[flow/design.v]
`timescale 100ps/10ps
module triangle(clk, reset, nt, xi, yi, busy, po, xo, yo);
input        clk, reset, nt;
input  [2:0] xi, yi;
output       busy, po;
output [2:0] xo, yo;
reg busy, po;
reg [4:0] state, next_state;  
reg [6:0] x_cor[0:2];         
reg [6:0] y_cor[0:2];         
reg [1:0] s0_count;           
reg s1_count;                 
reg s2_count;                 
reg s7_count;                 
reg [4:0] horiz;              
reg [3:0] out_count;          
reg signed [8:0] a[0:1];      
reg signed [8:0] b[0:1];      
reg signed [8:0] c[0:1];      
reg [3:0] ep, save_ep;        
reg signed [7:0] value;       
reg [1:0] o_idx;              
reg [2:0] xo, yo;             
reg loc;                      
reg [3:0] start;              
parameter s0=5'd0,s1=5'd1,s2=5'd2,s3=5'd3,s4=5'd4,s5=5'd5,s6=5'd6,s7=5'd7;
integer i,j;
always @(posedge clk or posedge reset)begin
    if(reset) state<=s0;
    else state<=next_state;
end
always @(*)begin
    case(state)
        s0:next_state=(s0_count==2'd3)?s1:s0;
        s1:next_state=(s1_count==1'b1)?s2:s1;
        s2:next_state=(out_count==y_cor[0]||out_count==y_cor[1]||out_count==y_cor[2])?s5:((s2_count==1'b1)?((value==8'd0)?s5:((value[7]==1'b0)?s3:s4)):s2);
        s3:next_state=(o_idx==2'd2)?s5:s2;
        s4:next_state=(o_idx==2'd1)?s5:s2;
        s5:next_state=(out_count==y_cor[0]||out_count==y_cor[2])?s6:((loc==1'b0)?((out_count==y_cor[1])?((start==x_cor[1])?s6:s5):((start==ep)?s6:s5)):((start==x_cor[0])?s6:s5));
        s6:next_state=(out_count==y_cor[2])?s7:s2;
        s7:next_state=(s7_count==1'b1)?s0:s7;
        default:next_state=s0;
    endcase
end
always @(posedge clk or posedge reset)begin
    if(reset) busy<=1'b0;
    else begin
        if(state==s7&&s7_count==1'b1) busy<=1'b0;
        else if(state==s0&&s0_count==2'd0&&nt==1'b0) busy<=1'b0;
        else busy<=1'b1;
    end
end
always @(posedge clk or posedge reset)begin
    if(reset) s0_count<=2'd0;
    else begin
        if(state==s7) s0_count<=2'd0;
        else if(state==s0&&s0_count==2'd0&&nt==1'b0) s0_count<=2'd0;
        else s0_count<=s0_count+2'd1;
    end
end
always @(posedge clk or posedge reset)begin
    if(reset)begin
        s1_count<=1'b0;
    end
    else begin
        if(state==s1) s1_count<=1'b1;
        else s1_count<=1'b0;
    end
end
always @(posedge clk or posedge reset)begin
    if(reset)begin
        s2_count<=1'b0;
    end
    else begin
        if(state==s2) s2_count<=1'b1;
        else s2_count<=1'b0;
    end
end
always @(posedge clk or posedge reset)begin
    if(reset)begin
        s7_count<=1'b0;
    end
    else begin
        if(state==s7) s7_count<=1'b1;
        else s7_count<=1'b0;
    end
end
always @(posedge clk or posedge reset)begin
    if(reset)begin
        loc<=1'b0;
    end
    else begin
        if(state==s1)begin
            if(x_cor[1]>x_cor[0]) loc<=1'b0;
            else loc<=1'b1;
        end
    end
end
always @(posedge clk or posedge reset)begin
    if(reset)begin
        for(i=0;i<2;i=i+1)begin
            a[i]<=9'd0;
        end
    end
    else begin
        case(state)
            s1:begin
                if(loc==1'b0)begin
                    a[0]<=($signed(y_cor[1])-$signed(y_cor[0]));
                    a[1]<=($signed(y_cor[2])-$signed(y_cor[1]));
                end
                else begin
                    a[0]<=($signed(y_cor[1])-$signed(y_cor[0]));
                    a[1]<=(~($signed(y_cor[2])-$signed(y_cor[1])))+9'd1;
                end
            end
        endcase
    end
end
always @(posedge clk or posedge reset)begin
    if(reset)begin
        for(i=0;i<2;i=i+1)begin
            b[i]<=9'd0;
        end
    end
    else begin
        case(state)
            s1:begin
                if(loc==1'b0)begin
                    b[0]<=(~($signed(x_cor[1])-$signed(x_cor[0])))+9'd1;
                    b[1]<=(~($signed(x_cor[2])-$signed(x_cor[1])))+9'd1;
                end
                else begin
                    b[0]<=(~($signed(x_cor[1])-$signed(x_cor[0])))+9'd1;
                    b[1]<=($signed(x_cor[2])-$signed(x_cor[1]));
                end
            end
        endcase
    end
end
always @(posedge clk or posedge reset)begin
    if(reset)begin
        for(i=0;i<2;i=i+1)begin
            c[i]<=9'd0;
        end
    end
    else begin
        case(state)
            s1:begin
                if(loc==1'b0)begin
                    c[0]<=($signed(y_cor[0]*x_cor[1])-$signed(y_cor[1]*x_cor[0]));
                    c[1]<=($signed(y_cor[1]*x_cor[2])-$signed(y_cor[2]*x_cor[1]));
                end
                else begin
                    c[0]<=($signed(y_cor[0]*x_cor[1])-$signed(y_cor[1]*x_cor[0]));
                    c[1]<=(~($signed(y_cor[1]*x_cor[2])-$signed(y_cor[2]*x_cor[1])))+9'd1;
                end
            end
        endcase
    end
end
always @(posedge clk or posedge reset)begin
    if(reset)begin
        for(i=0;i<3;i=i+1)begin
            x_cor[i]<=7'd0;
        end
    end
    else begin
        case(state)
            s0:begin
                x_cor[s0_count]<=xi;
            end
        endcase
    end
end
always @(posedge clk or posedge reset)begin
    if(reset)begin
        for(i=0;i<3;i=i+1)begin
            y_cor[i]<=7'd0;
        end
    end
    else begin
        case(state)
            s0:begin
                y_cor[s0_count]<=yi;
            end
        endcase
    end
end
always @(posedge clk or posedge reset)begin
    if(reset) begin
        horiz<=5'd0;
    end
    else begin
        case(state)
            s1:begin
                horiz<=(x_cor[1]-x_cor[0]);
            end
        endcase
    end
end
always @(posedge clk or posedge reset)begin
    if(reset)begin
        out_count<=4'd0;
    end
    else begin
        case(state)
            s1:out_count<=y_cor[0];
            s6:out_count<=out_count+4'd1;
        endcase
    end
end
always @(posedge clk or posedge reset)begin
    if(reset)begin
        ep<=4'd0;
    end
    else begin
        if(loc==1'b0)begin
            if(state==s6) ep<=save_ep;
            else if(state==s3)begin
                if(out_count<y_cor[1])begin
                    if(o_idx==2'd2) ep<=ep;
                    else ep<=ep+4'd1;
                end
                else ep<=ep-4'd1;
            end
            else if(state==s4)begin
                if(out_count<y_cor[1]) ep<=ep-4'd1;
                else begin
                    if(o_idx==2'd1) ep<=ep;
                    else ep<=ep+4'd1;
                end
            end
            else ep<=ep;
        end
        else begin
            if(state==s6) ep<=save_ep;
            else if(state==s3)begin
                if(out_count<y_cor[1])begin
                    if(o_idx==2'd2) ep<=ep;
                    else ep<=ep-4'd1;
                end
                else ep<=ep+4'd1;
            end
            else if(state==s4)begin
                if(out_count<y_cor[1]) ep<=ep+4'd1;
                else begin
                    if(o_idx==2'd1) ep<=ep;
                    else ep<=ep-4'd1;
                end
            end
            else ep<=ep;
        end
    end
end
always @(posedge clk or posedge reset)begin
    if(reset)begin
        o_idx<=2'd0;
    end
    else begin
        if(state==s3) o_idx<=2'd1;
        else if(state==s4) o_idx<=2'd2;
        else if(state==s5) o_idx<=2'd0;
    end
end
always @(posedge clk or posedge reset)begin
    if(reset)begin
        save_ep<=4'd0;
    end
    else begin
        if(state==s1) save_ep<=(x_cor[0]+x_cor[1])>>1;
    end
end
always @(posedge clk or posedge reset)begin
    if(reset)begin
        value<=8'd0;
    end
    else begin
        if(state==s2) begin
            if(out_count==y_cor[0]||out_count==y_cor[1]||out_count==y_cor[2]) value<=8'd0;
            else if(out_count<y_cor[1]) begin
                value<=(a[0]*$signed(ep))+(b[0]*$signed(out_count))+c[0];
            end
            else begin
                value<=(a[1]*$signed(ep))+(b[1]*$signed(out_count))+c[1];
            end
        end
    end
end
always @(posedge clk or posedge reset)begin
    if(reset) po<=1'b0;
    else if(state==s5) po<=1'b1;
    else po<=1'b0;
end
always @(posedge clk)begin
    if(state==s5) start<=start+4'd1;
    else begin
        if(loc==1'b0) start<=x_cor[0];
        else begin
            if(out_count==y_cor[1]) start<=x_cor[1];
            else start<=ep;
        end
    end
end
always @(posedge clk or posedge reset)begin
    if(reset)begin
        xo<=3'd0;
    end
    else begin
        if(state==s5)begin
            if(out_count==y_cor[0]) xo<=x_cor[0];
            else if(out_count==y_cor[2]) xo<=x_cor[2];
            else xo<=start;
        end
    end
end
always @(posedge clk or posedge reset)begin
    if(reset)begin
        yo<=3'd0;
    end
    else begin
        if(state==s5)begin
            if(out_count==y_cor[0]) yo<=y_cor[0];
            else if(out_count==y_cor[2]) yo<=y_cor[2];
            else yo<=out_count;
        end
    end
end
endmodule
[flow/run.sh]
#!/bin/bash
# the make line also repeats each setting of config.mk as NAME=value (left out here)
make -C /OpenROAD-flow-scripts/flow DESIGN_CONFIG=/design/flow/config.mk WORK_HOME=/design/flow/orfs CLKGATE_MAP_FILE= finish
[flow/config.mk]
export PLATFORM = sky130hd
export DESIGN_NAME = triangle
export DESIGN_NICKNAME = triangle
export VERILOG_FILES = /design/flow/design.v
export SDC_FILE = /design/flow/constraint.sdc
export NUM_CORES = 4
export LEC_CHECK = 0
export ABC_AREA = 1
export CAP_MARGIN = 20
export CORE_MARGIN = 2
export CORE_UTILIZATION = 70
export SETUP_SLACK_MARGIN = 0.85
export SLEW_MARGIN = 20
[flow/constraint.sdc]
create_clock -name core_clock -period 4.67 [get_ports {clk}]
set_input_delay 0.9340 -clock core_clock [delete_from_list [all_inputs] [get_ports {clk}]]
set_output_delay 0.9340 -clock core_clock [all_outputs]
set_load 0.01 [all_outputs]
==> results of run 1 <==
-- through the flow --
stage | cell area (µm²) | utilization [%] | power [mW]
4_1_cts | 11200 | 77.6 | 1.75
5_1_grt | 11300 | 78.3 | 1.79
2_1_floorplan | 10400 | - | 0.961
6_report | 11300 | 78.3 | 1.74
3_3_place_gp | 10700 | 74.1 | 0.977
3_5_place_dp | 10700 | 74.1 | 0.979
-- routing by layer --
metal | vias to the layer above | wire length [µm] | share of wire (%)
met1 | 3995 | 10500 | 43
li1 | 4085 | - | -
met3 | 53 | 1160 | 4.7
met5 | - | 0 | 0
met2 | 241 | 12100 | 49
met4 | 0 | 865 | 3.5
-- what timing repair did --
item                                    4_1_cts  5_1_grt
buffers inserted                             10        6
endpoints found under the setup margin        6        9
resized                                      26       17
endpoints found under the hold margin         0        0
pin swaps                                    15       20
-- layout make-up --
type / instances / area, µm² / share of cell area [%]
clock buffer: 9 / 225 / 1.99
clock inverter: 7 / 87.6 / 0.772
inverter: 262 / 988 / 8.71
multi-input combinational: 899 / 6760 / 59.6
sequential: 105 / 2620 / 23.1
tap: 184 / 230 / 2.03
timing repair buffer: 51 / 430 / 3.79
==> impl_metrics.json, run 1 <==
{
  "ioPinCount": 17,
  "common_cells": "nand2_1 (353), inv_1 (256), ha_1 (108)",
  "portBuffers": 16,
  "seqPwrFrac_pct": 52.7,
  "cts_sinks": 105,
  "whs_endpoint": "state[2]",
  "min_path_cells": 1,
  "compound_area_share_pct": 8.72,
  "grt_pass1_vias": 8376,
  "grt_usage_pct": 32.7,
  "p_per_area_nw_per_um2": 153,
  "slowest_delay_ps": 530,
  "first_pass_iters": 5,
  "path_common_cell": "fa_1",
  "fin_crit_sh_pct": 96.1,
  "power_leakage_nw": 6.45,
  "power.clock.fraction_pct": 44.9,
  "top_cell_area_share_pct": 24.3,
  "nets": 1536,
  "antenna_cells": 0,
  "setup.worst_path.start_class": "flop",
  "met1_usage_pct": 42.4,
  "synthXorXnorAreaFrac_pct": 3.90,
  "setup_slack_ps": 181,
  "r2r_end": "value[6]",
  "place.gp.congestion": 0.896,
  "yosys.cell_types.count": 51,
  "fillers": 1047,
  "area_leaders": "dfrtp_1 (24%), fa_1 (18%), ha_1 (13%)",
  "min_from": "s2_count",
  "row_count": 44,
  "worst-path-buf-inv": 2,
  "top_cell": "nand2_1",
  "core-area_um2": 14500,
  "finalSetupViolCount": 0,
  "hp-class": "flop to flop",
  "htreeDepth": 3,
  "simple_gate_share_pct": 19.9,
  "die_h_um": 125,
  "mux_area_share_pct": 0.0971,
  "antenna_found_initial": 0,
  "cts_hold_buf": 0,
  "r2r_slack_ps": 180,
  "use_met3_pct": 5.18,
  "ys_seq_share_pct": 25.3,
  "cts_inserted_buffers": 9,
  "min_period_ps": 4490,
  "vias": 8374,
  "p_comb_mw": 0.0425,
  "cap_violations": 0,
  "worst-setup-path-type": "flop to flop",
  "fin_hold_ws_ps": 475,
  "r2r_cells": 19,
  "die_x_um": 125,
  "ir_drop_mv": 0.239,
  "syn_avg_cell_area_um2": 7.90,
  "power_leader": "registers",
  "worstSkewPairLatency_ps": 360,
  "crit_path_start": "out_count[3]",
  "wl_per_cell_um": 16.2,
  "async_flop_share_pct": 96.2,
  "drt-initial-drc-count": 474,
  "synth-main-ff-cell": "dfrtp_1",
  "netlist_area_um2": 10300,
  "grt_max_degree": 73,
  "busiest_layer": "met2",
  "crit_chain": "inv_4, or2_4, fa_1, fa_1, inv_2, fa_1, fa_1, fa_1, ha_4, nand3_1, nand2_4, nand2_2, nand2_2, a21oi_2, xnor2_2, nand2_1, nand2_1, nand2_1, nand2_1",
  "chipArea_um2": 15700,
  "tightest_slew_ps": 1020,
  "slowest_stage": "fa_1",
  "max_freq_mhz": 223,
  "cts_root_buffer": "clkbuf_16",
  "pg_clk_mw": 0.781,
  "syn-num-nets": 1513,
  "dpl.hpwl_mm": 19.1,
  "switching_share_pct": 24.5,
  "cp.arrival_ps": 4790,
  "viasPerCell": 5.52,
  "status": "timing/DRC/antenna clean",
  "tns_ps": 0,
  "crit_required_ps": 4970,
  "wirelength_mm": 24.6,
  "ant_nets": 0,
  "rsz0062_at_grt": "true",
  "ys_sh_adder_pct": 30.8,
  "yosysWarnings": 6,
  "gr-total-overflow": 0,
  "place_ws_ps": 20.3,
  "cp-endpoint": "value[6]",
  "cp.depth": 19,
  "numSynthFlops": 105,
  "reg2reg_from": "out_count[3]",
  "yosysTopAreaCell": "dfrtp_1",
  "max_slew_margin_pct": 31.9,
  "power_frac_comb_pct": 2.4,
  "synthTopLogicFamily": "adder cells",
  "warning_count": 44,
  "slew_violations": 0,
  "met2_usage_pct": 55.9,
  "syn_inst": 1305,
  "path_delay_family": "adder cells",
  "fin_skew_ps": 14.3,
  "grt_pass1_wl_mm": 40.6,
  "drt_drc_violations_left": 0,
  "synth-area-yosys_um2": 10300,
  "internal_power_mw": 1.31,
  "cts_tree": "done",
  "instances_no_fill": 1517,
  "edf_count": 0,
  "cts_buffer_depth": 2,
  "area_delta_synth_final_pct": 10.1,
  "place_inst": 1485,
  "endpoint_kind": "flop",
  "p_sw_mw": 0.426,
  "worst-path-max-fanout": 6,
  "clk_pin_slew_ps": 80,
  "powerSeq_mw": 0.917,
  "ys_cells": 1305,
  "fp_util_pct": 71.2,
  "hold_viol": 0
}
==> run 2, diff against run 1 <==
CORE_UTILIZATION = 72   (was 70)
CTS_CLUSTER_SIZE = 80   (was default)
HOLD_SLACK_MARGIN = 0.29   (was default)
PLACE_DENSITY = 0.82   (was default)
SETUP_SLACK_MARGIN = 0.52   (was 0.85)
clock period = 4.16 ns   (was 4.67 ns; I/O delays follow)
==> run 2 against run 1 <==
  * Clock skew barely moved
  * Critical path depth rose by 1
  * Wire length is 7.3% higher
  * Cell area grew 2.8%
  * Worst setup slack lost 620 ps
  * Largest power group unchanged
  * Global-route usage up 3.6 points
  * Combinational power rose by 14%
  * Power is 13% higher
  * Now fails the layout checks on setup timing
==> impl_metrics.json, run 2 <==
{
  "dpl.hpwl_mm": 20.2,
  "ant_nets": 0,
  "setup_slack_ps": -443,
  "synthXorXnorAreaFrac_pct": 3.90,
  "power.clock.fraction_pct": 45.3,
  "chipArea_um2": 15300,
  "power_leader": "registers",
  "simple_gate_share_pct": 19.9,
  "path_common_cell": "fa_1",
  "mux_area_share_pct": 0.0971,
  "drt-initial-drc-count": 716,
  "finalSetupViolCount": 5,
  "wl_per_cell_um": 16.9,
  "syn_inst": 1305,
  "worst-setup-path-type": "flop to flop",
  "status": "failed layout checks",
  "rsz0062_at_grt": "true",
  "synth-main-ff-cell": "dfrtp_1",
  "synthTopLogicFamily": "adder cells",
  "worst-path-buf-inv": 2,
  "wirelength_mm": 26.4,
  "cp.depth": 20,
  "internal_power_mw": 1.47,
  "async_flop_share_pct": 96.2,
  "r2r_end": "value[7]",
  "slew_violations": 0,
  "min_period_ps": 4600,
  "syn-num-nets": 1513,
  "whs_endpoint": "o_idx[2]",
  "synth-area-yosys_um2": 10300,
  "yosysWarnings": 6,
  "first_pass_iters": 5,
  "edf_count": 0,
  "antenna_found_initial": 0,
  "yosys.cell_types.count": 51,
  "gr-total-overflow": 0,
  "netlist_area_um2": 10300,
  "top_cell_area_share_pct": 24.3,
  "ir_drop_mv": 0.276,
  "common_cells": "nand2_1 (353), inv_1 (256), ha_1 (108)",
  "max_freq_mhz": 217,
  "max_slew_margin_pct": 37.0,
  "hp-class": "flop to flop",
  "crit_chain": "inv_4, or2_4, fa_1, fa_1, inv_2, fa_1, fa_1, fa_1, ha_4, nand2_4, nor2_2, nand2_1, nand3_2, nand2_2, nand2_2, nand2_1, nand3_1, nand3_2, nand3_2, nand2_1",
  "die_h_um": 124,
  "fin_hold_ws_ps": 477,
  "top_cell": "nand2_1",
  "tightest_slew_ps": 944,
  "hold_viol": 0,
  "layout.area.comb_um2": 6710,
  "clk_pin_slew_ps": 80,
  "warning_count": 42,
  "grt_max_degree": 67,
  "p_per_area_nw_per_um2": 169,
  "fin_crit_sh_pct": 111,
  "grt_pass1_wl_mm": 42.3,
  "violations": "setup timing",
  "grt_pass1_vias": 9003,
  "path_delay_family": "adder cells",
  "cts_sinks": 105,
  "slowest_stage": "fa_1",
  "crit_path_start": "ep[3]",
  "cp.arrival_ps": 4870,
  "ys_sh_adder_pct": 30.8,
  "reg2reg_from": "ep[3]",
  "cap_violations": 0,
  "worstSkewPairLatency_ps": 370,
  "p_sw_mw": 0.494,
  "r2r_slack_ps": -440,
  "area_leaders": "dfrtp_1 (24%), fa_1 (18%), ha_1 (13%)",
  "area_delta_synth_final_pct": 13.1,
  "htreeDepth": 3,
  "total_power_mw": 1.97,
  "switching_share_pct": 25.1,
  "worst-path-max-fanout": 4,
  "syn_avg_cell_area_um2": 7.90,
  "viasPerCell": 5.66,
  "fin_skew_ps": 13.9,
  "ioPinCount": 17,
  "setup.worst_path.start_class": "flop",
  "cts_inserted_buffers": 9,
  "crit_required_ps": 4420,
  "endpoint_kind": "flop",
  "fp_util_pct": 74.0,
  "cts_buffer_depth": 2,
  "numSynthFlops": 105,
  "p_comb_mw": 0.0483,
  "power_leakage_nw": 6.71,
  "die_x_um": 124,
  "compound_area_share_pct": 8.72,
  "vias": 8843,
  "seqPwrFrac_pct": 52.3,
  "ys_seq_share_pct": 25.3,
  "slowest_delay_ps": 570,
  "row_count": 43,
  "powerSeq_mw": 1.03,
  "ys_cells": 1305,
  "cts_hold_buf": 0,
  "power_frac_comb_pct": 2.5,
  "cp-endpoint": "value[7]",
  "r2r_cells": 20,
  "antenna_cells": 0,
  "nets": 1585,
  "grt_usage_pct": 36.4,
  "drt_drc_violations_left": 0,
  "min_from": "state[1]",
  "ff_latch_area_um2": 2620,
  "min_path_cells": 1,
  "pg_clk_mw": 0.891,
  "place.gp.congestion": 0.945,
  "cts_root_buffer": "clkbuf_16",
  "fillers": 892,
  "core-area_um2": 13900,
  "portBuffers": 16,
  "cts_tree": "done",
  "yosysTopAreaCell": "dfrtp_1"
}
==> run 2: through the flow <==
step / setup TNS, ps / std cells / setup WS (ps) / util (%) / cell area (µm²)
after detailed placement: -1530 / 1539 / -419 / 80.1 / 11200
after global routing: -2620 / 1562 / -692 / 83.7 / 11700
final: -1720 / 1562 / -443 / 83.7 / 11700
after floorplan: -1000 / 1305 / -348 / - / 10400
after global placement: -993 / 1539 / -268 / 80.1 / 11200
after CTS: -1280 / 1555 / -350 / 82.5 / 11500
==> run 2: cell type report <==
| cell class | instances | share of cell area (%) |
|---|---|---|
| tap | 180 | 1.93 |
| clock inverter | 7 | 0.805 |
| timing repair buffer | 100 | 6.82 |
| multi-input combinational | 899 | 57.6 |
| clock buffer | 9 | 1.93 |
| sequential | 105 | 22.5 |
| inverter | 262 | 8.48 |
==> run 2: metal layers <==
metal  up-vias  GRT usage, %  part of all wire (%)
li1       4167             -                     -
met1      4217          43.2                    39
met2       357          63.3                    50
met3       102          6.50                   6.3
met4         0          19.0                   4.9
met5         -             0                     0
==> run 2: repair_timing <==
action,CTS,global route
buffers inserted,0,7
pin swaps,1,21
resized,9,26
setup endpoints to repair,7,10
==> run 3, diff against run 2 <==
CORE_UTILIZATION = 35   (was 72)
CTS_CLUSTER_DIAMETER = 293   (was default)
CTS_CLUSTER_SIZE = 53   (was 80)
HOLD_SLACK_MARGIN = -0.05   (was 0.29)
PLACE_DENSITY = default   (was 0.82)
SETUP_SLACK_MARGIN = default   (was 0.52)
SLEW_MARGIN = 5   (was 20)
clock period = 5.0 ns   (was 4.16 ns; I/O delays follow)
==> run 3 against run 2 <==
  * The run now finishes clean
  * Area after synthesis unchanged
  * Wire length fell by 5.9%
  * Sequential share of layout area grew 0.75 points
  * Hold slack worse by 3.1 ps
  * Clock power shrank 15%
  * Final cell count increased by 8.7%
  * Power shrank 16%
  * First-iteration DRC count is 23% lower
  * Cell area fell by 3.6%
  * Critical path type unchanged
==> impl_metrics.json, run 3 <==
{
  "reg2reg_from": "out_count[3]",
  "cts_inserted_buffers": 9,
  "power.clock.fraction_pct": 45.8,
  "ant_nets": 0,
  "crit_required_ps": 5260,
  "netlist_area_um2": 10300,
  "cts_hold_buf": 0,
  "place_ws_ps": 164,
  "worstSkewPairLatency_ps": 370,
  "min_from": "s2_count",
  "finalSetupViolCount": 0,
  "portBuffers": 16,
  "gr-total-overflow": 0,
  "setup.worst_path.start_class": "flop",
  "mux_area_share_pct": 0.0971,
  "yosys.cell_types.count": 51,
  "whs_endpoint": "state[2]",
  "tns_ps": 0,
  "drt_drc_violations_left": 0,
  "r2r_end": "value[6]",
  "edf_count": 0,
  "cts_sinks": 105,
  "cts_buffer_depth": 2,
  "area_delta_synth_final_pct": 9.07,
  "grt_usage_pct": 17.1,
  "internal_power_mw": 1.23,
  "top_cell_area_share_pct": 24.3,
  "min_path_cells": 1,
  "vias": 8038,
  "antenna_found_initial": 0,
  "p_comb_mw": 0.0406,
  "power_frac_comb_pct": 2.5,
  "p_sw_mw": 0.422,
  "met1_length_mm": 12.2,
  "ys_cells": 1305,
  "fp_util_pct": 35.7,
  "crit_chain": "inv_2, or2_2, fa_1, fa_1, inv_1, fa_1, fa_1, fa_1, ha_4, a21oi_1, nand2_1, nand2_1, nand2_1, a21oi_1, nor2_1, o21ai_0, nand2_1, nand2_1, nand2_1",
  "nets": 1517,
  "slew_violations": 0,
  "die_h_um": 176,
  "clk_pin_slew_ps": 80,
  "core-area_um2": 28900,
  "cp.depth": 19,
  "switching_share_pct": 25.6,
  "cts_tree": "done",
  "pg_clk_mw": 0.756,
  "max_slew_margin_pct": 45.0,
  "wl_per_cell_um": 14.6,
  "worst-path-max-fanout": 8,
  "max_freq_mhz": 211,
  "grt_max_degree": 51,
  "synth-area-yosys_um2": 10300,
  "area_leaders": "dfrtp_1 (24%), fa_1 (18%), ha_1 (13%)",
  "min_period_ps": 4740,
  "route.met3.wl_um": 845,
  "hp-class": "flop to flop",
  "place.gp.congestion": 0.848,
  "ys_seq_share_pct": 25.3,
  "power_leader": "registers",
  "ir_drop_mv": 0.146,
  "syn-num-nets": 1513,
  "first_pass_iters": 7,
  "power_leakage_nw": 6.36,
  "synthTopLogicFamily": "adder cells",
  "tightest_slew_ps": 825,
  "chipArea_um2": 30800,
  "dr_wl_met2_mm": 11.4,
  "ys_sh_adder_pct": 30.8,
  "hold_viol": 0,
  "drt-initial-drc-count": 554,
  "path_common_cell": "nand2_1",
  "worst-path-buf-inv": 2,
  "p_per_area_nw_per_um2": 147,
  "grt_pass1_wl_mm": 42.0,
  "cap_violations": 0,
  "dpl.hpwl_mm": 19.8,
  "cp.arrival_ps": 4990,
  "numSynthFlops": 105,
  "status": "timing/DRC/antenna clean",
  "seqPwrFrac_pct": 51.8,
  "syn_avg_cell_area_um2": 7.90,
  "r2r_cells": 19,
  "row_count": 62,
  "top_cell": "nand2_1",
  "slowest_stage": "fa_1",
  "endpoint_kind": "flop",
  "async_flop_share_pct": 96.2,
  "cp-endpoint": "value[6]",
  "htreeDepth": 3,
  "setup_slack_ps": 264,
  "crit_path_start": "out_count[3]",
  "slowest_delay_ps": 580,
  "yosysWarnings": 6,
  "antenna_cells": 0,
  "yosysTopAreaCell": "dfrtp_1",
  "cts_resized": 0,
  "synth-main-ff-cell": "dfrtp_1",
  "wirelength_mm": 24.8,
  "top_layer_used": "met4",
  "powerSeq_mw": 0.856,
  "r2r_slack_ps": 260,
  "fin_crit_sh_pct": 94.7,
  "viasPerCell": 4.73,
  "simple_gate_share_pct": 19.9,
  "fin_skew_ps": 24.7,
  "synthXorXnorAreaFrac_pct": 3.90,
  "compound_area_share_pct": 8.72,
  "die_x_um": 176,
  "ioPinCount": 17,
  "common_cells": "nand2_1 (353), inv_1 (256), ha_1 (108)",
  "cts_root_buffer": "clkbuf_16",
  "grt_pass1_vias": 8068,
  "path_delay_family": "adder cells",
  "rsz0062_at_grt": "false",
  "warning_count": 39,
  "postCtsSetupBuffers": 0,
  "worst-setup-path-type": "flop to flop",
  "syn_inst": 1305
}
==> run 3: stage by stage <==
step / power [mW] / hold slack (ps) / util, % / std cells / instance area, µm²
6_report: 1.65 / 474 / 38.9 / 1698 / 11200
4_1_cts: 1.68 / 474 / 38.9 / 1698 / 11200
3_5_place_dp: 0.916 / 462 / 37.8 / 1682 / 10900
5_1_grt: 1.72 / 488 / 38.9 / 1698 / 11200
3_3_place_gp: 0.915 / 448 / 37.8 / 1682 / 10900
2_1_floorplan: 0.898 / 372 / - / 1305 / 10300
==> run 3: layer usage <==
metal | global-route usage, % | vias to the layer above
met5 | 0 | -
met2 | 27.8 | 139
met1 | 24.4 | 3831
met4 | 3.13 | 0
li1 | - | 4043
met3 | 2.79 | 25
==> run 3: cell type report <==
type / count / area [µm²]
inverter: 262 / 986
clock inverter: 7 / 93.8
sequential: 105 / 2610
multi-input combinational: 899 / 6560
clock buffer: 9 / 225
timing repair buffer: 32 / 280
tap: 384 / 480
fill: 2989 / 17600
==> run 4, diff against run 3 <==
ABC_AREA = default   (was 1)
CORE_UTILIZATION = 64   (was 35)
CTS_CLUSTER_DIAMETER = 366   (was 293)
CTS_CLUSTER_SIZE = 99   (was 53)
HOLD_SLACK_MARGIN = default   (was -0.05)
SLEW_MARGIN = 20   (was 5)
clock period = 1.39 ns   (was 5.0 ns; I/O delays follow)
==> run 4 against run 3 <==
  * Now fails the layout checks on setup timing
  * Count of clock-buffer cells in the layout rose by 2
  * Combinational power rose to 87 times the previous value
  * Largest cell class unchanged
  * First-iteration DRC count rose by 92%
  * Maximum frequency rose by 1.2%
  * Sequential power rose to 3.7 times the previous value
  * Critical path depth fell by 4
  * Largest power group is now combinational cells
  * Final cell count fell by 15%
==> impl_metrics.json, run 4 <==
{
  "ys_cells": 1005,
  "tightest_slew_ps": 653,
  "grt_max_degree": 36,
  "power_leakage_nw": 6.69,
  "die_h_um": 128,
  "endpoint_kind": "flop",
  "ioPinCount": 17,
  "ff_latch_area_um2": 2630,
  "path_delay_family": "adder cells",
  "slowest_delay_ps": 610,
  "slowest_stage": "fa_1",
  "place_inst": 1360,
  "cap_violations": 0,
  "synthXorXnorAreaFrac_pct": 7.33,
  "first_pass_iters": 5,
  "yosysTopAreaCell": "dfrtp_1",
  "portBuffers": 16,
  "cp.depth": 15,
  "syn_avg_cell_area_um2": 9.77,
  "nets": 1451,
  "violations": "setup timing",
  "compound_area_share_pct": 8.95,
  "worst-path-max-fanout": 8,
  "p_sw_mw": 3.25,
  "chipArea_um2": 16300,
  "cts_root_buffer": "clkbuf_16",
  "setup_slack_ps": -3290,
  "power_leader": "combinational cells",
  "fin_hold_ws_ps": 412,
  "area_delta_synth_final_pct": 45.2,
  "cts_sinks": 105,
  "max_freq_mhz": 214,
  "drt-initial-drc-count": 1062,
  "worstSkewPairLatency_ps": 390,
  "rsz0062_at_grt": "true",
  "dpl.hpwl_mm": 20.3,
  "crit_path_start": "out_count[3]",
  "cts_inserted_buffers": 9,
  "switching_share_pct": 34.6,
  "syn_inst": 1005,
  "mux_area_share_pct": 5.94,
  "status": "failed layout checks",
  "pg_clk_mw": 2.71,
  "r2r_cells": 15,
  "common_cells": "inv_1 (140), ha_1 (108), dfrtp_1 (100)",
  "setup.worst_path.start_class": "flop",
  "ir_drop_mv": 0.939,
  "crit_required_ps": 1630,
  "slew_violations": 0,
  "numSynthFlops": 105,
  "power.clock.fraction_pct": 28.8,
  "layout.area.comb_um2": 8180,
  "ys_sh_adder_pct": 32.3,
  "top_cell": "inv_1",
  "ys_seq_share_pct": 26.6,
  "ant_nets": 0,
  "async_flop_share_pct": 96.2,
  "power_frac_comb_pct": 37.6,
  "cts_buffer_depth": 2,
  "cp.arrival_ps": 4920,
  "min_period_ps": 4680,
  "grt_pass1_wl_mm": 47.8,
  "powerSeq_mw": 3.16,
  "grt_pass1_vias": 9257,
  "vias": 9453,
  "clk_pin_slew_ps": 90,
  "r2r_slack_ps": -3290,
  "cts_tree": "done",
  "simple_gate_share_pct": 12.4,
  "viasPerCell": 6.58,
  "fin_skew_ps": 21.5,
  "internal_power_mw": 6.16,
  "synth-area-yosys_um2": 9820,
  "worst-path-buf-inv": 2,
  "seqPwrFrac_pct": 33.6,
  "max_slew_margin_pct": 55.9,
  "fin_crit_sh_pct": 337,
  "grt_usage_pct": 38.2,
  "yosys.cell_types.count": 52,
  "drt_drc_violations_left": 0,
  "p_comb_mw": 3.54,
  "reg2reg_from": "out_count[3]",
  "cts_hold_buf": 0,
  "gr-total-overflow": 0,
  "hp-class": "input pin to asynchronous set/reset pin",
  "wl_per_cell_um": 27.0,
  "area_leaders": "dfrtp_1 (25%), fa_1 (19%), ha_1 (14%)",
  "finish.utilization_pct": 94.5,
  "finalSetupViolCount": 75,
  "instances_no_fill": 1437,
  "synth-main-ff-cell": "dfrtp_1",
  "edf_count": 0,
  "core-area_um2": 15100,
  "antenna_found_initial": 2,
  "wirelength_mm": 38.8,
  "row_count": 45,
  "p_per_area_nw_per_um2": 660,
  "yosysWarnings": 6,
  "cp-endpoint": "value[7]",
  "path_common_cell": "fa_1",
  "netlist_area_um2": 9820,
  "htreeDepth": 3,
  "top_cell_area_share_pct": 25.5,
  "syn-num-nets": 1213,
  "place.gp.congestion": 0.950,
  "r2r_end": "value[7]",
  "hold_viol": 0,
  "worst-setup-path-type": "flop to flop",
  "die_x_um": 128,
  "synthTopLogicFamily": "adder cells",
  "warning_count": 44,
  "crit_chain": "buf_4, nand2b_1, fa_1, fa_1, fa_1, inv_1, fa_1, ha_1, xor2_1, xnor2_1, xnor2_1, xnor3_1, xnor2_1, mux2i_1, o22ai_1",
  "place_ws_ps": -3130,
  "fp_util_pct": 65.1,
  "fillers": 390
}
[run 4: layer usage]
| metal | GRT usage (%) | share of wire [%] | vias to the layer above |
|---|---|---|---|
| met2 | 66.6 | 47 | 829 |
| li1 | - | - | 3734 |
| met3 | 5.76 | 9.9 | 348 |
| met1 | 46.7 | 33 | 4540 |
| met4 | 18.6 | 9.8 | 2 |
| met5 | 0 | 0.041 | - |
[run 4: timing repair]
item                       CTS  global route
pin swaps                  104            86
setup buffers               47            33
resized                    215           134
setup endpoints to repair   84            83
[run 4: final cells by class]
| type | instances | area share [%] |
|---|---|---|
| antenna | 1 | 0.0176 |
| tap | 188 | 1.65 |
| clock inverter | 5 | 0.298 |
| timing repair buffer | 255 | 16.4 |
| clock buffer | 11 | 1.77 |
| multi-input combinational | 731 | 57.3 |
| inverter | 141 | 4.05 |
| sequential | 105 | 18.4 |
[run 4: metrics by stage]
| stage | TNS, ps | area (µm²) | power (mW) |
|---|---|---|---|
| floorplan | -61350 | 10300 | 4.67 |
| global placement | -68400 | 11900 | 5.41 |
| detailed placement | -71750 | 11900 | 5.53 |
| CTS | -70170 | 13500 | 8.52 |
| global route | -84900 | 14300 | 9.61 |
| finish | -83020 | 14300 | 9.41 |
==> run 5, diff against run 4 <==
ABC_AREA = 1   (was default)
CORE_ASPECT_RATIO = 0.5   (was default)
CORE_UTILIZATION = 72   (was 64)
CTS_CLUSTER_DIAMETER = 400   (was 366)
CTS_CLUSTER_SIZE = 95   (was 99)
SLEW_MARGIN = 0   (was 20)
TNS_END_PERCENT = 40   (was default)
clock period = 2.89 ns   (was 1.39 ns; I/O delays follow)
==> run 5 against run 4 <==
  * The layout still fails its checks (setup timing)
  * Area after synthesis rose by 5.0%
  * Largest cell class unchanged
  * Largest power group is now registers
  * Critical endpoint is now value[6]
  * Sequential cell count did not move
  * Die size fell by 6.1%
  * Count of clock-buffer cells in the layout fell by 1
==> impl_metrics.json, run 5 <==
{
  "top_cell_area_share_pct": 24.3,
  "worstSkewPairLatency_ps": 370,
  "path_delay_family": "adder cells",
  "hp-class": "flop to flop",
  "use_met3_pct": 14.4,
  "yosysTopAreaCell": "dfrtp_1",
  "cts_root_buffer": "clkbuf_16",
  "top_cell": "nand2_1",
  "finalSetupViolCount": 15,
  "synth-area-yosys_um2": 10300,
  "gr-total-overflow": 0,
  "place_inst": 1599,
  "drt-initial-drc-count": 1180,
  "cp.depth": 20,
  "ys_sh_adder_pct": 30.8,
  "min_from": "state[1]",
  "crit_required_ps": 3190,
  "synthXorXnorAreaFrac_pct": 3.90,
  "syn_inst": 1305,
  "chipArea_um2": 15300,
  "finish.utilization_pct": 89.2,
  "tns_ps": -11660,
  "switching_share_pct": 25.0,
  "slowest_delay_ps": 540,
  "wirelength_mm": 31.2,
  "r2r_cells": 20,
  "met2_usage_pct": 69.7,
  "fin_crit_sh_pct": 159,
  "syn_avg_cell_area_um2": 7.90,
  "htreeDepth": 3,
  "ys_seq_share_pct": 25.3,
  "syn-num-nets": 1513,
  "grt_pass1_vias": 9667,
  "vias": 9654,
  "cp.arrival_ps": 4900,
  "core-area_um2": 13800,
  "setup_slack_ps": -1700,
  "nets": 1637,
  "power.clock.fraction_pct": 45.3,
  "p_comb_mw": 0.0763,
  "common_cells": "nand2_1 (353), inv_1 (256), ha_1 (108)",
  "clk_pin_slew_ps": 90,
  "antenna_found_initial": 2,
  "instances_no_fill": 1626,
  "crit_chain": "inv_4, buf_4, or2_4, fa_1, fa_1, inv_1, fa_1, fa_1, fa_1, ha_4, a21oi_2, nand2_1, nand2_1, nand2_1, a21oi_2, xnor2_1, nand2_1, nand2_1, nand2_1, nand2_1",
  "area_delta_synth_final_pct": 19.2,
  "seqPwrFrac_pct": 52.0,
  "place_ws_ps": -1740,
  "cts_sinks": 105,
  "grt_pass1_wl_mm": 48.8,
  "tightest_slew_ps": 735,
  "portBuffers": 16,
  "ant_nets": 0,
  "cts_tree": "done",
  "pg_clk_mw": 1.29,
  "ys_cells": 1305,
  "violations": "setup timing",
  "yosys.cell_types.count": 51,
  "max_slew_margin_pct": 51.0,
  "async_flop_share_pct": 96.2,
  "reg2reg_from": "ep[3]",
  "die_x_um": 173,
  "internal_power_mw": 2.14,
  "wl_per_cell_um": 19.2,
  "power_leakage_nw": 6.94,
  "worst-path-max-fanout": 7,
  "simple_gate_share_pct": 19.9,
  "warning_count": 44,
  "met1_usage_pct": 51.5,
  "slowest_stage": "fa_1",
  "worst-setup-path-type": "flop to flop",
  "cap_violations": 0,
  "hold_viol": 0,
  "cts_inserted_buffers": 9,
  "first_pass_iters": 8,
  "whs_endpoint": "o_idx[2]",
  "powerSeq_mw": 1.48,
  "viasPerCell": 5.94,
  "synth-main-ff-cell": "dfrtp_1",
  "p_per_area_nw_per_um2": 232,
  "crit_path_start": "ep[3]",
  "netlist_area_um2": 10300,
  "die_h_um": 88.6,
  "edf_count": 0,
  "power_leader": "registers",
  "fin_skew_ps": 13.8,
  "ioPinCount": 17,
  "endpoint_kind": "flop",
  "status": "failed layout checks",
  "mux_area_share_pct": 0.0971,
  "antenna_cells": 0,
  "p_sw_mw": 0.712,
  "path_common_cell": "nand2_1",
  "row_count": 30,
  "slew_violations": 0,
  "cp-endpoint": "value[6]",
  "setup.worst_path.start_class": "flop",
  "grt_max_degree": 62,
  "r2r_slack_ps": -1700,
  "power_frac_comb_pct": 2.7,
  "max_freq_mhz": 218,
  "r2r_end": "value[6]",
  "min_period_ps": 4590,
  "place.gp.congestion": 0.994,
  "grt_usage_pct": 41.7,
  "min_path_cells": 1,
  "ir_drop_mv": 0.330,
  "rsz0062_at_grt": "true",
  "cts_buffer_depth": 2,
  "dpl.hpwl_mm": 22.8,
  "drt_drc_violations_left": 0,
  "compound_area_share_pct": 8.72,
  "busiest_layer": "met2",
  "fp_util_pct": 74.8,
  "synthTopLogicFamily": "adder cells",
  "numSynthFlops": 105,
  "area_leaders": "dfrtp_1 (24%), fa_1 (18%), ha_1 (13%)",
  "yosysWarnings": 6,
  "worst-path-buf-inv": 3
}
[run 5: layout make-up]
cell class / instances / area (µm²)
Tap cell: 192 / 240
Clock buffer: 10 / 239
Fill cell: 667 / 1490
Multi-Input combinational cell: 899 / 6900
Inverter: 262 / 990
Sequential cell: 105 / 2620
Clock inverter: 6 / 65.1
Timing Repair Buffer: 152 / 1240
[run 5: layer usage]
| layer | part of all wire [%] | vias to the layer above |
|---|---|---|
| li1 | - | 4276 |
| met1 | 38 | 4583 |
| met2 | 45 | 621 |
| met3 | 12 | 172 |
| met4 | 4.3 | 2 |
| met5 | 0.016 | - |
[run 5: per-stage QoR]
stage	total power, mW	hold slack [ps]	instance area [µm²]
6_report	2.85	456	12300
5_1_grt	2.90	470	12300
4_1_cts	2.84	451	12200
3_5_place_dp	1.59	459	11700
3_3_place_gp	1.58	437	11700
2_1_floorplan	1.55	372	10600
[run 5: repair_timing]
item,CTS,global route
hold endpoints to repair,0,0
resized,39,16
pin swaps,22,19
endpoints found under the setup margin,15,17
hold buffers,0,0
cloned,0,0
setup buffers,9,2
==> run 6, diff against run 5 <==
ABC_AREA = 0   (was 1)
CAP_MARGIN = 0   (was 20)
CELL_PAD_IN_SITES_GLOBAL_PLACEMENT = 1   (was default)
CORE_ASPECT_RATIO = 0.73   (was 0.5)
CORE_MARGIN = 5   (was 2)
CORE_UTILIZATION = 66   (was 72)
CTS_CLUSTER_DIAMETER = 304   (was 400)
CTS_CLUSTER_SIZE = 83   (was 95)
MIN_ROUTING_LAYER = met2   (was default)
PLACE_DENSITY_LB_ADDON = 0.13   (was default)
SETUP_SLACK_MARGIN = 1.14   (was default)
SLEW_MARGIN = 10   (was 0)
TNS_END_PERCENT = default   (was 40)
clock period = 5.23 ns   (was 2.89 ns; I/O delays follow)
==> run 6 against run 5 <==
  * The run now finishes clean
  * Worst setup slack improved by 2400 ps
  * Hold slack improved by 25 ps
  * Power decreased by 32%
  * Maximum frequency increased by 1.4%
  * Critical path type unchanged
  * Wire length decreased by 24%
  * Sequential cell count unchanged
  * Non-clock buffer count decreased by 102
  * Utilization decreased by 15 points
  * Critical endpoint is now value[7]
  * Synthesized cell count decreased by 23%
  * Clock skew decreased by 0.65 ps
  * Count of clock-buffer cells in the layout unchanged
==> impl_metrics.json, run 6 <==
{
  "status": "timing/DRC/antenna clean",
  "cp-endpoint": "value[7]",
  "cts_inserted_buffers": 9,
  "cts_tree": "done",
  "path_delay_family": "adder cells",
  "vias": 9766,
  "endpoint_kind": "flop",
  "grt_usage_pct": 40.5,
  "min_period_ps": 4530,
  "wirelength_mm": 23.6,
  "compound_area_share_pct": 8.95,
  "tightest_slew_ps": 1020,
  "min_path_cells": 1,
  "cp.depth": 16,
  "ioPinCount": 17,
  "core-area_um2": 14700,
  "internal_power_mw": 1.33,
  "powerSeq_mw": 0.848,
  "r2r_end": "value[7]",
  "chipArea_um2": 17400,
  "slowest_stage": "fa_1",
  "antenna_found_initial": 0,
  "fp_util_pct": 66.6,
  "viasPerCell": 7.85,
  "power_frac_comb_pct": 21.0,
  "cts_sinks": 105,
  "grt_pass1_vias": 11200,
  "yosys.cell_types.count": 52,
  "cp.arrival_ps": 4810,
  "seqPwrFrac_pct": 43.8,
  "rsz0062_at_grt": "true",
  "numSynthFlops": 105,
  "netlist_area_um2": 9820,
  "yosysTopAreaCell": "dfrtp_1",
  "clk_pin_slew_ps": 80,
  "drt-initial-drc-count": 1599,
  "ir_drop_mv": 0.191,
  "ys_cells": 1005,
  "area_delta_synth_final_pct": 11.7,
  "pg_clk_mw": 0.680,
  "grt_pass1_wl_mm": 37.4,
  "ys_sh_adder_pct": 32.3,
  "synthXorXnorAreaFrac_pct": 7.33,
  "cts_buffer_depth": 2,
  "yosysWarnings": 6,
  "dpl.hpwl_mm": 17.0,
  "drt_drc_violations_left": 0,
  "ant_nets": 0,
  "setup.worst_path.start_class": "flop",
  "top_cell": "inv_1",
  "worst-setup-path-type": "flop to flop",
  "whs_endpoint": "busy",
  "place.gp.congestion": 0.930,
  "slowest_delay_ps": 560,
  "finalSetupViolCount": 0,
  "row_count": 38,
  "synth-main-ff-cell": "dfrtp_1",
  "r2r_slack_ps": 700,
  "gr-total-overflow": 0,
  "simple_gate_share_pct": 12.4,
  "r2r_cells": 16,
  "p_sw_mw": 0.600,
  "worst-path-max-fanout": 5,
  "path_common_cell": "fa_1",
  "power_leader": "registers",
  "crit_path_start": "ep[0]",
  "crit_chain": "and2_4, inv_2, fa_1, inv_2, fa_1, fa_1, fa_1, fa_1, ha_4, a21oi_2, nor2_1, o211ai_1, nand2_1, xnor2_1, mux2i_1, o22ai_1",
  "portBuffers": 16,
  "switching_share_pct": 31.0,
  "crit_required_ps": 5510,
  "max_slew_margin_pct": 31.1,
  "slew_violations": 0,
  "warning_count": 42,
  "worst-path-buf-inv": 2,
  "synthTopLogicFamily": "adder cells",
  "htreeDepth": 3,
  "power.clock.fraction_pct": 35.2,
  "tns_ps": 0,
  "edf_count": 0,
  "synth-area-yosys_um2": 9820,
  "fin_skew_ps": 13.1,
  "reg2reg_from": "ep[0]",
  "syn-num-nets": 1213,
  "p_comb_mw": 0.407,
  "cap_violations": 0,
  "fin_crit_sh_pct": 86.6,
  "hp-class": "flop to flop",
  "common_cells": "inv_1 (140), ha_1 (108), dfrtp_1 (100)",
  "nets": 1246,
  "max_freq_mhz": 221,
  "worstSkewPairLatency_ps": 360,
  "min_from": "s7_count",
  "power_leakage_nw": 5.41,
  "die_h_um": 114,
  "hold_viol": 0,
  "cts_root_buffer": "clkbuf_16",
  "p_per_area_nw_per_um2": 177,
  "grt_max_degree": 76,
  "ys_seq_share_pct": 26.6,
  "total_power_mw": 1.93,
  "top_cell_area_share_pct": 25.5,
  "wl_per_cell_um": 18.9,
  "syn_avg_cell_area_um2": 9.77,
  "async_flop_share_pct": 96.2,
  "fillers": 1115,
  "area_leaders": "dfrtp_1 (25%), fa_1 (19%), ha_1 (14%)",
  "die_x_um": 153,
  "first_pass_iters": 9,
  "syn_inst": 1005,
  "mux_area_share_pct": 5.94
}
## run 6: routing by layer
metal	share of wire, %	vias to the layer above	global-route usage, %	wire [µm]
met5	0.81	-	14.6	190
met1	0	3619	-	0
met4	8.0	10	7.36	1880
li1	-	3291	-	-
met3	42	290	58.8	9910
met2	49	2556	45.4	11600
## run 6: cell type report
cell class              instances  area (µm²)  area share (%)
diodes                          1        2.50          0.0228
clock buffers                  10         229            2.09
clock inverters                 6        58.8           0.536
inverters                     141         536            4.89
multi-input cells             731        6790            62.0
flip-flops and latches        105        2620            23.9
well taps                     200         250            2.28
repair buffers                 50         472            4.30
## run 6: metrics by stage
| step | utilization (%) | cell area, µm² | worst slack (ps) | hold slack, ps | std cells |
|---|---|---|---|---|---|
| floorplan | - | 9950 | 933 | 352 | 1005 |
| global placement | 69.6 | 10300 | 671 | 470 | 1202 |
| detailed placement | 69.6 | 10300 | 604 | 479 | 1202 |
| CTS | 73.0 | 10800 | 760 | 490 | 1230 |
| global route | 74.4 | 11000 | 599 | 515 | 1243 |
| finish | 74.4 | 11000 | 699 | 482 | 1244 |
## run 6: timing repair
action,in CTS,in global routing
pin swaps,9,18
setup endpoints to repair,5,5
hold buffers,0,0
resized,20,19
setup buffers,12,13
==> run 7, diff against run 6 <==
ABC_AREA = 1   (was 0)
CELL_PAD_IN_SITES_GLOBAL_PLACEMENT = default   (was 1)
CORE_ASPECT_RATIO = 1.39   (was 0.73)
CORE_MARGIN = 2   (was 5)
CORE_UTILIZATION = 71   (was 66)
CTS_CLUSTER_SIZE = 19   (was 83)
MIN_ROUTING_LAYER = default   (was met2)
PLACE_DENSITY_LB_ADDON = 0.15   (was 0.13)
SETUP_SLACK_MARGIN = default   (was 1.14)
SLEW_MARGIN = 40   (was 10)
clock period = 4.4 ns   (was 5.23 ns; I/O delays follow)
==> run 7 against run 6 <==
  * The layout now fails its checks (setup timing)
  * Synthesized cell count grew 30%
  * Sequential share of layout area shrank 1.2 points
  * Sequential power up 15%
  * Global-route usage is 6.0 points lower
  * Final cell count rose by 25%
  * Die size is 11% lower
  * Maximum frequency up 0.87%
  * Largest cell class unchanged
==> impl_metrics.json, run 7 <==
{
  "power_frac_comb_pct": 2.6,
  "cts_sinks": 105,
  "cp.depth": 22,
  "internal_power_mw": 1.40,
  "core-area_um2": 14100,
  "die_x_um": 106,
  "yosysWarnings": 6,
  "htreeDepth": 3,
  "portBuffers": 16,
  "setup_slack_ps": -92.0,
  "tightest_slew_ps": 702,
  "synthTopLogicFamily": "adder cells",
  "endpoint_kind": "flop",
  "power_leader": "registers",
  "edf_count": 0,
  "row_count": 51,
  "p_comb_mw": 0.0491,
  "finalSetupViolCount": 3,
  "ys_cells": 1305,
  "violations": "setup timing",
  "cp-endpoint": "value[7]",
  "slowest_delay_ps": 580,
  "wl_per_cell_um": 16.7,
  "clk_pin_slew_ps": 80,
  "vias": 8842,
  "syn-num-nets": 1513,
  "worstSkewPairLatency_ps": 370,
  "r2r_cells": 22,
  "total_power_mw": 1.85,
  "crit_path_start": "ep[3]",
  "hold_viol": 0,
  "first_pass_iters": 5,
  "min_period_ps": 4490,
  "crit_required_ps": 4660,
  "r2r_end": "value[7]",
  "place_ws_ps": -164,
  "viasPerCell": 5.69,
  "dpl.hpwl_mm": 20.1,
  "grt_max_degree": 57,
  "slew_violations": 0,
  "chipArea_um2": 15500,
  "ant_nets": 0,
  "min_path_cells": 1,
  "wirelength_mm": 26.0,
  "syn_inst": 1305,
  "fin_area_um2": 11500,
  "ioPinCount": 17,
  "cp.arrival_ps": 4750,
  "yosysTopAreaCell": "dfrtp_1",
  "reg2reg_from": "ep[3]",
  "switching_share_pct": 24.7,
  "area_leaders": "dfrtp_1 (24%), fa_1 (18%), ha_1 (13%)",
  "synth-area-yosys_um2": 10300,
  "max_slew_margin_pct": 53.2,
  "r2r_slack_ps": -90,
  "cts_hold_buf": 0,
  "warning_count": 42,
  "min_from": "state[1]",
  "mux_area_share_pct": 0.0971,
  "ys_sh_adder_pct": 30.8,
  "pg_clk_mw": 0.831,
  "gr-total-overflow": 0,
  "area_delta_synth_final_pct": 11.9,
  "synthXorXnorAreaFrac_pct": 3.90,
  "power_leakage_nw": 6.64,
  "async_flop_share_pct": 96.2,
  "grt_pass1_vias": 8941,
  "yosys.cell_types.count": 51,
  "p_per_area_nw_per_um2": 161,
  "simple_gate_share_pct": 19.9,
  "powerSeq_mw": 0.974,
  "compound_area_share_pct": 8.72,
  "place.gp.congestion": 0.941,
  "fillers": 910,
  "power.clock.fraction_pct": 44.8,
  "numSynthFlops": 105,
  "setup.worst_path.start_class": "flop",
  "antenna_found_initial": 0,
  "whs_endpoint": "o_idx[2]",
  "grt_pass1_wl_mm": 42.1,
  "fin_crit_sh_pct": 102,
  "hp-class": "flop to flop",
  "placed_cell_area_um2": 11100,
  "cts_inserted_buffers": 9,
  "fp_util_pct": 73.1,
  "max_freq_mhz": 223,
  "top_cell_area_share_pct": 24.3,
  "die_h_um": 146,
  "rsz0062_at_grt": "true",
  "crit_chain": "inv_4, or2_4, fa_1, fa_1, inv_1, fa_1, fa_1, fa_1, ha_4, nand2_2, nor2_1, nand2_1, nand3_1, nand2_1, nand2_2, inv_2, nand2_2, nand2_1, nand2_1, nand3_1, nand3_1, nand2_1",
  "cap_violations": 0,
  "ys_seq_share_pct": 25.3,
  "tns_ps": -195,
  "ir_drop_mv": 0.228,
  "worst-path-max-fanout": 7,
  "cts_tree": "done",
  "syn_avg_cell_area_um2": 7.90,
  "p_sw_mw": 0.459,
  "drt-initial-drc-count": 864,
  "fin_skew_ps": 18.0,
  "seqPwrFrac_pct": 52.5,
  "synth-main-ff-cell": "dfrtp_1",
  "slowest_stage": "fa_1",
  "antenna_cells": 0,
  "path_delay_family": "adder cells",
  "cts_root_buffer": "clkbuf_16",
  "drt_drc_violations_left": 0,
  "worst-setup-path-type": "flop to flop",
  "worst-path-buf-inv": 3,
  "nets": 1572,
  "cts_buffer_depth": 2,
  "status": "failed layout checks",
  "grt_usage_pct": 34.6,
  "top_cell": "nand2_1",
  "common_cells": "nand2_1 (353), inv_1 (256), ha_1 (108)",
  "netlist_area_um2": 10300
}
[run 7: layer usage]
metal / routed length [µm] / GRT usage, % / up-vias
li1: - / - / 4151
met2: 13300 / 61.1 / 354
met1: 9400 / 39.3 / 4200
met3: 1450 / 4.29 / 137
met5: 0 / 0 / -
met4: 1850 / 21.4 / 0
[run 7: stage by stage]
stage | hold slack, ps | instances | utilization [%]
global route | 494 | 1554 | 81.8
global placement | 455 | 1527 | 78.4
floorplan | 372 | 1305 | -
finish | 476 | 1554 | 81.8
detailed placement | 465 | 1527 | 78.4
CTS | 481 | 1544 | 80.9
[run 7: area by class of cell]
type                            instances  area, µm²  area share (%)
Clock buffer                            9        225            1.95
Tap cell                              185        231            2.01
Sequential cell                       105       2620            22.7
Clock inverter                          7       88.8           0.770
Inverter                              262        988            8.57
Multi-Input combinational cell        899       6670            57.8
Timing Repair Buffer                   87        713            6.18
[run 7: repair_timing]
action / in CTS / in global routing
hold endpoints to repair: 0 / 0
setup endpoints to repair: 4 / 5
setup buffers: 1 / 10
resized: 13 / 9
pin swaps: 2 / 19
==> run 8, diff against run 7 <==
CAP_MARGIN = 20   (was 0)
CORE_ASPECT_RATIO = default   (was 1.39)
CORE_UTILIZATION = 72   (was 71)
CTS_CLUSTER_DIAMETER = 27   (was 304)
CTS_CLUSTER_SIZE = 90   (was 19)
PLACE_DENSITY_LB_ADDON = 0.27   (was 0.15)
SETUP_SLACK_MARGIN = 0.56   (was default)
SLEW_MARGIN = 20   (was 40)
clock period = 3.25 ns   (was 4.4 ns; I/O delays follow)
==> run 8 against run 7 <==
  * The layout still fails its checks (setup timing)
  * Maximum frequency shrank 1.0%
  * Count of clock-buffer cells in the layout is the same
  * Register-to-register slack lost 1200 ps
  * Critical endpoint unchanged
  * Sequential share of layout area shrank 1.8 points
  * Synthesized cell count is the same
  * Clock skew shrank 8.7 ps
  * Global-route usage grew 7.6 points
  * Power grew 34%
==> impl_metrics.json, run 8 <==
{
  "status": "failed layout checks",
  "violations": "setup timing",
  "async_flop_share_pct": 96.2,
  "reg2reg_from": "out_count[3]",
  "ys_seq_share_pct": 25.3,
  "clk_pin_slew_ps": 80,
  "area_leaders": "dfrtp_1 (24%), fa_1 (18%), ha_1 (13%)",
  "ff_latch_area_um2": 2620,
  "mux_area_share_pct": 0.0971,
  "ant_nets": 0,
  "synthXorXnorAreaFrac_pct": 3.90,
  "fillers": 585,
  "cts_root_buffer": "clkbuf_16",
  "first_pass_iters": 10,
  "finalSetupViolCount": 10,
  "top_cell": "nand2_1",
  "worst-setup-path-type": "flop to flop",
  "worst-path-buf-inv": 5,
  "antenna_found_initial": 0,
  "power_leader": "registers",
  "switching_share_pct": 24.6,
  "htreeDepth": 3,
  "cp.depth": 24,
  "wl_per_cell_um": 21.1,
  "synth-main-ff-cell": "dfrtp_1",
  "slew_violations": 0,
  "top_cell_area_share_pct": 24.3,
  "chipArea_um2": 15300,
  "worst-path-max-fanout": 7,
  "min_period_ps": 4540,
  "max_slew_margin_pct": 39.2,
  "compound_area_share_pct": 8.72,
  "numSynthFlops": 105,
  "max_freq_mhz": 220,
  "cp.arrival_ps": 4800,
  "path_common_cell": "nand2_1",
  "die_h_um": 124,
  "min_from": "s2_count",
  "tightest_slew_ps": 912,
  "p_comb_mw": 0.0671,
  "pg_clk_mw": 1.10,
  "yosysTopAreaCell": "dfrtp_1",
  "ir_drop_mv": 0.255,
  "vias": 10100,
  "crit_required_ps": 3510,
  "syn_avg_cell_area_um2": 7.90,
  "layout.area.comb_um2": 7240,
  "fin_area_um2": 12500,
  "r2r_slack_ps": -1290,
  "simple_gate_share_pct": 19.9,
  "warning_count": 42,
  "grt_max_degree": 67,
  "fin_hold_ws_ps": 470,
  "power_frac_comb_pct": 2.7,
  "power_leakage_nw": 6.94,
  "synth-area-yosys_um2": 10300,
  "fp_util_pct": 74.0,
  "place_ws_ps": -1300,
  "antenna_cells": 0,
  "powerSeq_mw": 1.32,
  "viasPerCell": 6.30,
  "total_power_mw": 2.49,
  "common_cells": "nand2_1 (353), inv_1 (256), ha_1 (108)",
  "gr-total-overflow": 0,
  "area_delta_synth_final_pct": 21.7,
  "seqPwrFrac_pct": 52.9,
  "cts_tree": "done",
  "hp-class": "flop to flop",
  "worstSkewPairLatency_ps": 370,
  "netlist_area_um2": 10300,
  "endpoint_kind": "flop",
  "crit_chain": "inv_2, buf_6, nor2_1, fa_1, inv_1, fa_1, fa_1, inv_1, fa_1, ha_1, ha_1, nand2_1, nor2_1, nand2_1, nand3_1, nand2_1, nand2_1, inv_1, nand2_1, nand2_1, nand2_1, nand3_1, nand3_1, nand2_1",
  "slowest_stage": "fa_1",
  "core-area_um2": 13900,
  "yosysWarnings": 6,
  "ioPinCount": 17,
  "grt_pass1_wl_mm": 48.7,
  "slowest_delay_ps": 560,
  "syn_inst": 1305,
  "ys_cells": 1305,
  "setup_slack_ps": -1290,
  "die_x_um": 124,
  "syn-num-nets": 1513,
  "path_delay_family": "adder cells",
  "finish.utilization_pct": 90.0,
  "min_path_cells": 1,
  "fin_crit_sh_pct": 140,
  "p_per_area_nw_per_um2": 199,
  "drt_drc_violations_left": 0,
  "p_sw_mw": 0.613,
  "ys_sh_adder_pct": 30.8,
  "cts_buffer_depth": 2,
  "edf_count": 0,
  "wirelength_mm": 33.8,
  "internal_power_mw": 1.88,
  "drt-initial-drc-count": 1472,
  "place.gp.congestion": 0.971,
  "setup.worst_path.start_class": "flop",
  "nets": 1622,
  "cap_violations": 0,
  "portBuffers": 16,
  "cts_sinks": 105,
  "dpl.hpwl_mm": 20.9,
  "r2r_cells": 24,
  "row_count": 43,
  "cp-endpoint": "value[7]",
  "yosys.cell_types.count": 51,
  "fin_skew_ps": 9.29,
  "cts_hold_buf": 0,
  "whs_endpoint": "state[2]",
  "r2r_end": "value[7]",
  "placed_cell_area_um2": 11500,
  "synthTopLogicFamily": "adder cells",
  "power.clock.fraction_pct": 44.4,
  "grt_pass1_vias": 9877,
  "rsz0062_at_grt": "true",
  "hold_viol": 0,
  "crit_path_start": "out_count[3]",
  "grt_usage_pct": 42.2,
  "cts_inserted_buffers": 9
}
==> run 8: through the flow <==
step / setup TNS [ps] / instances
2_1_floorplan: -5850 / 1305
4_1_cts: -6430 / 1590
3_3_place_gp: -6520 / 1563
6_report: -7970 / 1599
5_1_grt: -8910 / 1599
3_5_place_dp: -7290 / 1563
==> run 8: area by class of cell <==
cell class	instances	share of cell area [%]
clock buffer	9	1.80
multi-input combinational	899	57.7
timing repair buffer	137	9.33
clock inverter	7	0.618
sequential	105	20.9
inverter	262	7.89
tap	180	1.80
==> run 8: per-layer routing <==
metal | wire, µm | GRT usage (%) | up-vias | part of all wire (%)
met4 | 3150 | 28.6 | 0 | 9.3
met2 | 15500 | 69.9 | 840 | 46
met1 | 11400 | 49.2 | 4686 | 34
met3 | 3670 | 9.20 | 313 | 11
met5 | 0 | 0 | - | 0
li1 | - | - | 4238 | -
==> run 8: timing repair <==
item	CTS	global route
endpoints found under the setup margin	16	21
pin swaps	19	29
resized	57	60
setup buffers	11	9
==> run 9, diff against run 8 <==
CTS_CLUSTER_DIAMETER = default   (was 27)
CTS_CLUSTER_SIZE = 41   (was 90)
PLACE_DENSITY = 0.36   (was default)
PLACE_DENSITY_LB_ADDON = default   (was 0.27)
SETUP_SLACK_MARGIN = -0.16   (was 0.56)
clock period = 3.42 ns   (was 3.25 ns; I/O delays follow)
==> run 9 against run 8 <==
  * The layout still fails its checks (setup timing)
  * Utilization decreased by 4.6 points
  * Maximum frequency decreased by 1.3%
  * Hold slack improved by 18 ps
  * Area after synthesis unchanged
  * Largest cell class unchanged
==> impl_metrics.json, run 9 <==
{
  "status": "failed layout checks",
  "violations": "setup timing",
  "power_leakage_nw": 6.78,
  "viasPerCell": 5.60,
  "power_leader": "registers",
  "fin_area_um2": 11900,
  "place.gp.congestion": 0.961,
  "cts_sinks": 105,
  "die_h_um": 124,
  "switching_share_pct": 25.0,
  "cts_inserted_buffers": 9,
  "pg_clk_mw": 1.09,
  "min_period_ps": 4600,
  "yosys.cell_types.count": 51,
  "synthTopLogicFamily": "adder cells",
  "slew_violations": 0,
  "cp-endpoint": "value[7]",
  "ant_nets": 0,
  "path_delay_family": "adder cells",
  "tns_ps": -5510,
  "grt_max_degree": 65,
  "first_pass_iters": 5,
  "internal_power_mw": 1.80,
  "setup_slack_ps": -1180,
  "min_path_cells": 1,
  "netlist_area_um2": 10300,
  "htreeDepth": 3,
  "compound_area_share_pct": 8.72,
  "p_per_area_nw_per_um2": 202,
  "ys_sh_adder_pct": 30.8,
  "powerSeq_mw": 1.25,
  "power_frac_comb_pct": 2.6,
  "tightest_slew_ps": 694,
  "cp.depth": 19,
  "min_from": "state[1]",
  "slowest_delay_ps": 550,
  "worst-setup-path-type": "flop to flop",
  "synthXorXnorAreaFrac_pct": 3.90,
  "fin_skew_ps": 15.2,
  "yosysTopAreaCell": "dfrtp_1",
  "nets": 1599,
  "vias": 8830,
  "warning_count": 44,
  "r2r_slack_ps": -1180,
  "hp-class": "flop to flop",
  "cts_tree": "done",
  "whs_endpoint": "o_idx[2]",
  "max_freq_mhz": 217,
  "portBuffers": 16,
  "antenna_cells": 0,
  "fillers": 852,
  "area_delta_synth_final_pct": 15.5,
  "rsz0062_at_grt": "true",
  "worstSkewPairLatency_ps": 370,
  "simple_gate_share_pct": 19.9,
  "r2r_end": "value[7]",
  "clk_pin_slew_ps": 80,
  "seqPwrFrac_pct": 52.1,
  "chipArea_um2": 15300,
  "setup.worst_path.start_class": "flop",
  "dpl.hpwl_mm": 20.1,
  "cap_violations": 0,
  "syn_avg_cell_area_um2": 7.90,
  "grt_pass1_wl_mm": 40.9,
  "ioPinCount": 17,
  "reg2reg_from": "out_count[3]",
  "hold_viol": 0,
  "top_cell": "nand2_1",
  "synth-main-ff-cell": "dfrtp_1",
  "syn_inst": 1305,
  "gr-total-overflow": 0,
  "area_leaders": "dfrtp_1 (24%), fa_1 (18%), ha_1 (13%)",
  "synth-area-yosys_um2": 10300,
  "antenna_found_initial": 0,
  "crit_path_start": "out_count[3]",
  "numSynthFlops": 105,
  "p_sw_mw": 0.601,
  "worst-path-buf-inv": 4,
  "syn-num-nets": 1513,
  "async_flop_share_pct": 96.2,
  "slowest_stage": "fa_1",
  "top_cell_area_share_pct": 24.3,
  "mux_area_share_pct": 0.0971,
  "cts_buffer_depth": 2,
  "grt_pass1_vias": 8728,
  "crit_chain": "inv_2, or2_2, fa_1, fa_1, fa_1, inv_1, fa_1, ha_1, ha_1, a21oi_2, nand3_1, inv_1, nand2_1, nand2_1, inv_1, nand2_1, nand3_2, nand3_1, nand2_1",
  "core-area_um2": 13900,
  "common_cells": "nand2_1 (353), inv_1 (256), ha_1 (108)",
  "max_slew_margin_pct": 53.7,
  "die_x_um": 124,
  "drt-initial-drc-count": 739,
  "edf_count": 0,
  "wl_per_cell_um": 16.4,
  "grt_usage_pct": 35.1,
  "total_power_mw": 2.40,
  "row_count": 43,
  "placed_cell_area_um2": 11300,
  "ys_cells": 1305,
  "r2r_cells": 19,
  "endpoint_kind": "flop",
  "yosysWarnings": 6,
  "crit_required_ps": 3680,
  "wirelength_mm": 25.9,
  "cts_root_buffer": "clkbuf_16",
  "worst-path-max-fanout": 6,
  "fp_util_pct": 74.0,
  "p_comb_mw": 0.0618,
  "ys_seq_share_pct": 25.3,
  "power.clock.fraction_pct": 45.3,
  "fin_crit_sh_pct": 134,
  "cp.arrival_ps": 4860,
  "drt_drc_violations_left": 0,
  "ir_drop_mv": 0.342,
  "finalSetupViolCount": 7,
  "finish.utilization_pct": 85.4,
  "cts_hold_buf": 0
}
-- run 9: timing repair --
action                                  4_1_cts  5_1_grt
buffers inserted                              0        3
endpoints found under the hold margin         0        0
cloned                                        0        0
resized                                      11       29
pin swaps                                     3        5
endpoints found under the setup margin        7        8
-- run 9: cell type report --
type	count	area [µm²]	area share (%)
Sequential cell	105	2620	22.0
Clock inverter	7	101	0.852
Inverter	262	986	8.29
Multi-Input combinational cell	899	6810	57.2
Timing Repair Buffer	114	932	7.83
Clock buffer	9	225	1.89
Tap cell	180	225	1.89
-- run 9: per-layer routing --
| layer | up-vias | share of wire, % | track usage, % |
|---|---|---|---|
| li1 | 4196 | - | - |
| met4 | 0 | 4.1 | 17.8 |
| met5 | - | 0 | 0 |
| met1 | 4219 | 41 | 43.8 |
| met2 | 335 | 49 | 58.8 |
| met3 | 80 | 5.9 | 6.27 |
-- run 9: metrics by stage --
stage | hold slack (ps) | cells | setup WS (ps)
global placement | 459 | 1559 | -996
finish | 489 | 1576 | -1180
floorplan | 372 | 1305 | -1090
global route | 499 | 1576 | -1340
detailed placement | 460 | 1559 | -1080
CTS | 482 | 1573 | -1040
Power is estimated from default activity; no workload was simulated.
